== run 1 ==
// ICMS
module ICMS(
    input CLK,
    input RST,
    input radar_echo,
    input scan_for_target,
    input [31:0] jet_speed,
    input [31:0] max_safe_distance,
    input [5:0] wind,
    input thunderstorm,
    input [1:0] visibility,
    input signed [7:0] temperature,
    output radar_pulse_trigger,
    output [31:0] distance_to_target,
    output safe_to_engage,
    output threat_detected,
    output emergency_landing_alert,
    output [1:0] ECSU_state,  
    output [1:0] ARTAU_state
);
   wire severe_weather;
   ARTAU artau_inst (
       .radar_echo(radar_echo),
       .scan_for_target(scan_for_target),
       .jet_speed(jet_speed),
       .max_safe_distance(max_safe_distance),
       .RST(RST),
       .CLK(CLK),
       .radar_pulse_trigger(radar_pulse_trigger),
       .distance_to_target(distance_to_target),
       .threat_detected(threat_detected),
       .ARTAU_state(ARTAU_state)
   );
   ECSU ecsu_inst (
       .CLK(CLK),
       .RST(RST),
       .thunderstorm(thunderstorm),
       .wind(wind),
       .visibility(visibility),
       .temperature(temperature),
       .severe_weather(severe_weather),
       .emergency_landing_alert(emergency_landing_alert),
       .ECSU_state(ECSU_state)
   );
   assign safe_to_engage = (threat_detected) && (!severe_weather);
endmodule
Size in the first run: roughly 3,400 cells after synthesis, roughly 110 flip-flops, roughly 130 I/O pins, roughly 24,000 sq um of cells after synthesis.
==> flow/config.mk <==
export PLATFORM = sky130hd
export DESIGN_NAME = ICMS
export DESIGN_NICKNAME = ICMS
export VERILOG_FILES = /design/flow/design.v
export SDC_FILE = /design/flow/constraint.sdc
export NUM_CORES = 4
export LEC_CHECK = 0
export ABC_AREA = 1
export CAP_MARGIN = 5
export CORE_MARGIN = 2
export CORE_UTILIZATION = 71
export CTS_CLUSTER_DIAMETER = 393
export CTS_CLUSTER_SIZE = 33
export HOLD_SLACK_MARGIN = -0.1
export SLEW_MARGIN = 20
==> flow/constraint.sdc <==
create_clock -name core_clock -period 19.6 [get_ports {CLK}]
set_input_delay 3.9200 -clock core_clock [delete_from_list [all_inputs] [get_ports {CLK}]]
set_output_delay 3.9200 -clock core_clock [all_outputs]
set_load 0.01 [all_outputs]
run.sh (not shown) runs the stock make flow with config.mk's settings and CLKGATE_MAP_FILE=.
Run 1 did not make it past global routing (5_1_grt), where a tool error ended it.
Relative to run 1, the following input files were edited for run 2:
-- flow/config.mk --
<<< run 1, line 9
export CAP_MARGIN = 5
>>> run 2, line 9
export CAP_MARGIN = 40
<<< run 1, line 11
export CORE_UTILIZATION = 71
export CTS_CLUSTER_DIAMETER = 393
export CTS_CLUSTER_SIZE = 33
export HOLD_SLACK_MARGIN = -0.1
>>> run 2, line 11
export CORE_UTILIZATION = 72
<<< run 1, line 16
>>> run 2, line 13
export TNS_END_PERCENT = 20
==> flow/constraint.sdc <==
create_clock -name core_clock -period 24.6 [get_ports {CLK}]
set_input_delay 4.9200 -clock core_clock [delete_from_list [all_inputs] [get_ports {CLK}]]
set_output_delay 4.9200 -clock core_clock [all_outputs]
set_load 0.01 [all_outputs]
Findings:
- Maximum level of the CTS H-tree: run 2 vs run 1, no meaningful difference
- Taking run 1 as the reference point, the cell count after placement of run 2 falls by 445.
- Compared run 2 vs run 1, and width of the die is down in run 2.
- Run 2 against run 1: vertical die dimension fell by 1.3 um, synthesized cell count stayed essentially flat.
- When run 2 is set beside run 1, its share of the core filled by cells before placement turns out to be 0.55 points larger.
- Chip footprint: run 2 better than run 1
- [diff] placeable core region, run 2 relative to run 1: improvement
- No stage failed in run 2, and the final checks on the layout all came back clean.
Changes in run 3 relative to run 2:
-- flow/config.mk --
<<< run 2, line 12
>>> run 3, line 12
export CTS_CLUSTER_SIZE = 10
export PLACE_DENSITY = 0.42
==> flow/constraint.sdc <==
create_clock -name core_clock -period 22.7 [get_ports {CLK}]
set_input_delay 4.5400 -clock core_clock [delete_from_list [all_inputs] [get_ports {CLK}]]
set_output_delay 4.5400 -clock core_clock [all_outputs]
set_load 0.01 [all_outputs]
==> results <==
- Sort run 2 and run 3 by number of global-route vias before repair, ascending, and run 3 comes first.
- When run 3 is measured against run 2, its slew at the pin with the worst max-slew slack turns out 1.17 ns higher.
- Comparing the two runs side by side, run 3 comes out behind run 2 on minimum setup slack after placement.
- Number of placed instances with taps included across run 2 and run 3: no real change.
- Run 3 against run 2: clock-cell share of area held steady, non-clock buffer count grew by about 80%.
- Relative to run 2, post-CTS repair timing setup buffer count has increased by 12 in run 3.
- Of run 2 and run 3, the lower finished layout cell area belongs to run 2.
- [run 3] flow finished | final checks: failed | reasons: max-capacitance violations, max-slew violations, negative setup slack
- Compared with run 2, in run 3 first-iteration DRC count now larger; core utilization of the finished layout climbed 9.5 points.
Modified inputs, run 4 compared to run 3
-- flow/config.mk --
<<< run 3, line 12
export CTS_CLUSTER_SIZE = 10
export PLACE_DENSITY = 0.42
>>> run 4, line 12
export CTS_CLUSTER_DIAMETER = 397
export CTS_CLUSTER_SIZE = 16
export PLACE_DENSITY = 0.35
export SETUP_SLACK_MARGIN = 3.0
<<< run 3, line 15
export TNS_END_PERCENT = 20
>>> run 4, line 17
==> flow/constraint.sdc <==
create_clock -name core_clock -period 11.6 [get_ports {CLK}]
set_input_delay 2.3200 -clock core_clock [delete_from_list [all_inputs] [get_ports {CLK}]]
set_output_delay 2.3200 -clock core_clock [all_outputs]
set_load 0.01 [all_outputs]
Notes after the runs:
Looking at the logs for run 3 and run 4, the single run that did not finish was run 4.
Completing all stages was not enough for run 3: its layout failed the final checks because of max-capacitance violations, max-slew violations, negative setup slack.
From run 4 to run 3, vertical die dimension did not move at all.
Summary of run 4 over run 3: placement-stage cell area saw an increase, number of cells after detailed placement increased by 478 relative to the old numbers, worst slack at placement now smaller, synthesized chip area reported by yosys stayed essentially flat.
Number of synthesized flops with an enable pin came out exactly the same in run 3 and run 4.
Re number of standard cells after synthesis: no difference whatsoever between run 4 and run 3.
Re floorplan core density: no difference whatsoever between run 4 and run 3.
Inputs modified between run 4 and run 5:
-- flow/config.mk --
<<< run 4, line 8
export ABC_AREA = 1
export CAP_MARGIN = 40
>>> run 5, line 8
export CAP_MARGIN = 20
<<< run 4, line 11
export CORE_UTILIZATION = 72
export CTS_CLUSTER_DIAMETER = 397
export CTS_CLUSTER_SIZE = 16
export PLACE_DENSITY = 0.35
export SETUP_SLACK_MARGIN = 3.0
>>> run 5, line 10
export CORE_UTILIZATION = 56
==> flow/constraint.sdc <==
create_clock -name core_clock -period 23.5 [get_ports {CLK}]
set_input_delay 4.7000 -clock core_clock [delete_from_list [all_inputs] [get_ports {CLK}]]
set_output_delay 4.7000 -clock core_clock [all_outputs]
set_load 0.01 [all_outputs]
Results
Share of cell area taken by muxes after synthesis up 4.1 points in run 5 wrt run 4. Every stage of run 5 finished as expected; the final checks, on the other hand, flagged negative setup slack, which means the layout fails. From run 4 to run 5 the numbers moved as follows: area of the chip went up about 33%, post-synthesis instance area saw an increase, number of distinct library cells after synthesis grew by about 90%, post-synthesis share of cell area spent on and, or, nand and nor gates went down, summed standard-cell area reported by yosys picked up an extra about 4%. Measured against each other, run 4 and run 5 differ in placed cell count, the lower figure coming from run 4. Comparing floorplan die height for run 4 and run 5, the smaller number came from run 4.
